==> ember: inputs <==
==> flow/design.v <==
module pwm_hw(
input clk,      			 
input reset,  			     
input red,                   
input green,                 
input blue,                  
output [19:0] Red_High_HW,   
output [19:0] Red_Low_HW,    
output [19:0] Green_High_HW, 
output [19:0] Green_Low_HW,  
output [19:0] Blue_High_HW,  
output [19:0] Blue_Low_HW    
             );
HW_PWM Red(.clk(clk),.reset(reset),.Colour_input(red),.High_Count(Red_High_HW),.Low_Count(Red_Low_HW));           
HW_PWM Green(.clk(clk),.reset(reset),.Colour_input(green),.High_Count(Green_High_HW), .Low_Count(Green_Low_HW));  
HW_PWM Blue(.clk(clk),.reset(reset),.Colour_input(blue),.High_Count(Blue_High_HW), .Low_Count(Blue_Low_HW));      
endmodule
module HW_PWM(
input clk,                     
input reset,                   
input Colour_input,            
output reg [19:0] High_Count,  
output reg [19:0] Low_Count    
            );
reg PrevPwm;                   
reg [19:0]Count;               
always@(posedge clk)
begin
if (!reset)                    
    begin
	Count<=20'b0;
	High_Count<=20'b0;
	Low_Count<=20'b0;          
	PrevPwm<=1'b0;
	end
else if(Colour_input==1)       
   begin
	if(PrevPwm!=Colour_input)  
		begin
 		Low_Count<=Count;      
		PrevPwm<=1'b1;         
		Count<=20'b0;          
		end
	else
		begin                  
		Count<=Count+1'b1;     
		end
  end
else if(Colour_input==0)       
	begin
	if(PrevPwm!=Colour_input)  
		begin
		High_Count<=Count;     
		PrevPwm<=Colour_input; 
		Count<=20'b0;          
		end
else
     begin                     
     Count<=Count+1'b1;        
     end     
end
end			
endmodule			
==> flow/run.sh <==
#!/bin/bash
# the make line also repeats each setting of config.mk as NAME=value (left out here)
make -C /OpenROAD-flow-scripts/flow DESIGN_CONFIG=/design/flow/config.mk WORK_HOME=/design/flow/orfs CLKGATE_MAP_FILE= finish
==> flow/config.mk <==
export PLATFORM = sky130hd
export DESIGN_NAME = pwm_hw
export DESIGN_NICKNAME = pwm_hw
export VERILOG_FILES = /design/flow/design.v
export SDC_FILE = /design/flow/constraint.sdc
export NUM_CORES = 4
export LEC_CHECK = 0
export CAP_MARGIN = 20
export CORE_MARGIN = 2
export CORE_UTILIZATION = 68
export CTS_CLUSTER_DIAMETER = 363
export CTS_CLUSTER_SIZE = 33
export SLEW_MARGIN = 20
==> flow/constraint.sdc <==
create_clock -name core_clock -period 1.73 [get_ports {clk}]
set_input_delay 0.3460 -clock core_clock [delete_from_list [all_inputs] [get_ports {clk}]]
set_output_delay 0.3460 -clock core_clock [all_outputs]
set_load 0.01 [all_outputs]
==> inputs of willow, as changes to ember <==
CORE_UTILIZATION = 67   (was 68)
CTS_CLUSTER_DIAMETER = 268   (was 363)
CTS_CLUSTER_SIZE = 95   (was 33)
PLACE_DENSITY = 0.4   (was default)
==> flow/constraint.sdc (replaced) <==
create_clock -name core_clock -period 1.37 [get_ports {clk}]
set_input_delay 0.2740 -clock core_clock [delete_from_list [all_inputs] [get_ports {clk}]]
set_output_delay 0.2740 -clock core_clock [all_outputs]
set_load 0.01 [all_outputs]
==> flow_summary.ini <==
; generated from flow reports
[placement]
place_area_sq_um = 9393
gp_congestion = 0.8499

[floorplanning]
fp-row-count = 38
initCoreUtil_pct = 67.85

[run_status]
stop_stage = global routing (5_1_grt)
status = stopped before the end

[clock_network]
cts_resized = 601
# the run above: willow

==> flow_summary.ini <==
; physical design summary
[run_status]
status = failed layout checks
violations = negative setup slack

[final_timing]
setup_ws_ps = -13.03
setup_violations = 3
finalCritPeriodShare_pct = 100.8

[placement]
gp_congestion = 0.8453

[floorplanning]
initCoreUtil_pct = 70.31

[clock_network]
cts_resized = 123
# the run above: ember



==> inputs of run a <==
Starts from the design.v that is shown in full above.
Settings: LEC_CHECK=0, ABC_AREA=1, CAP_MARGIN=20, CORE_MARGIN=2, CORE_UTILIZATION=72, CTS_CLUSTER_DIAMETER=222, CTS_CLUSTER_SIZE=100, PLACE_DENSITY=0.4, SLEW_MARGIN=20; clock period 1.36 ns.
run.sh (not shown) runs the stock make flow with config.mk's settings and CLKGATE_MAP_FILE=.
==> run b (differences from run a) <==
CORE_UTILIZATION = 64   (was 72)
CTS_CLUSTER_DIAMETER = default   (was 222)
CTS_CLUSTER_SIZE = default   (was 100)
PLACE_DENSITY = 0.6   (was 0.4)
==> flow/constraint.sdc (replaced) <==
create_clock -name core_clock -period 2.43 [get_ports {clk}]
set_input_delay 0.4860 -clock core_clock [delete_from_list [all_inputs] [get_ports {clk}]]
set_output_delay 0.4860 -clock core_clock [all_outputs]
set_load 0.01 [all_outputs]
==> run c (differences from run a) <==
ABC_AREA = default   (was 1)
CTS_CLUSTER_DIAMETER = 94   (was 222)
CTS_CLUSTER_SIZE = default   (was 100)
PLACE_DENSITY = default   (was 0.4)
PLACE_DENSITY_LB_ADDON = 0.0   (was default)
SETUP_SLACK_MARGIN = 0.38   (was default)
==> flow/constraint.sdc (replaced) <==
create_clock -name core_clock -period 1.32 [get_ports {clk}]
set_input_delay 0.2640 -clock core_clock [delete_from_list [all_inputs] [get_ports {clk}]]
set_output_delay 0.2640 -clock core_clock [all_outputs]
set_load 0.01 [all_outputs]
==> impl_metrics.py <==
# Generated from Yosys and OpenROAD reports
metrics = {
    "status": {
        "status": "aborted with a tool error",
        "stop_stage": "global routing",
        "error": "[ERROR DPL-0038] Utilization greater than 100%, impossible to legalize",
    },
    "cts": {
        "cts.sinks": 183,
        "cts_resized": 579,
        "cts-root-buf": "clkbuf_8",
    },
}
the above is filed under run a

==> impl_metrics.py <==
# Physical implementation metrics
metrics = {
    "synthesis": {
        "synth_seq_share": 0.5163,
        "ys_sh_adder": 0.01587,
    },
    "cts": {
        "cts-root-buf": "clkbuf_8",
        "cts_resized": 0,
        "cts.sinks": 183,
    },
    "place": {
        "port_buffers": 124,
    },
    "routing": {
        "num_vias": 6807,
    },
    "global_route": {
        "grt_use_met2": 0.5506,
        "grt_overflow_total": 0,
    },
    "status": {
        "status": "no timing/DRC/antenna violations",
    },
    "die": {
        "fp.dieH_um": 109.3,
        "core_um2": 10840,
    },
    "timing": {
        "fin_setup_tns_ns": 0,
    },
}
the above is filed under run b

==> impl_metrics.py <==
# Generated from Yosys and OpenROAD reports
metrics = {
    "status": {
        "status": "aborted with a tool error",
        "stop_stage": "global placement",
        "error": "[ERROR FLW-0024] Place density exceeds 1.0 (current PLACE_DENSITY_LB_ADDON =  0.0). Please check if the value of  PLACE_DENSITY_LB_ADDON is between 0 and 0.99.",
    },
    "synthesis": {
        "aoi_share": 0.02465,
        "syn_area_um2": 7258,
        "synthMuxAreaShare": 0.1724,
        "syn_area_per_cell_um2": 10.32,
        "ys.flops": 183,
        "top_area_frac": 0.5047,
        "ys_sh_simple": 0.2105,
        "synth_seq_share": 0.5047,
    },
    "die": {
        "pin_count": 125,
    },
}
the above is filed under run c

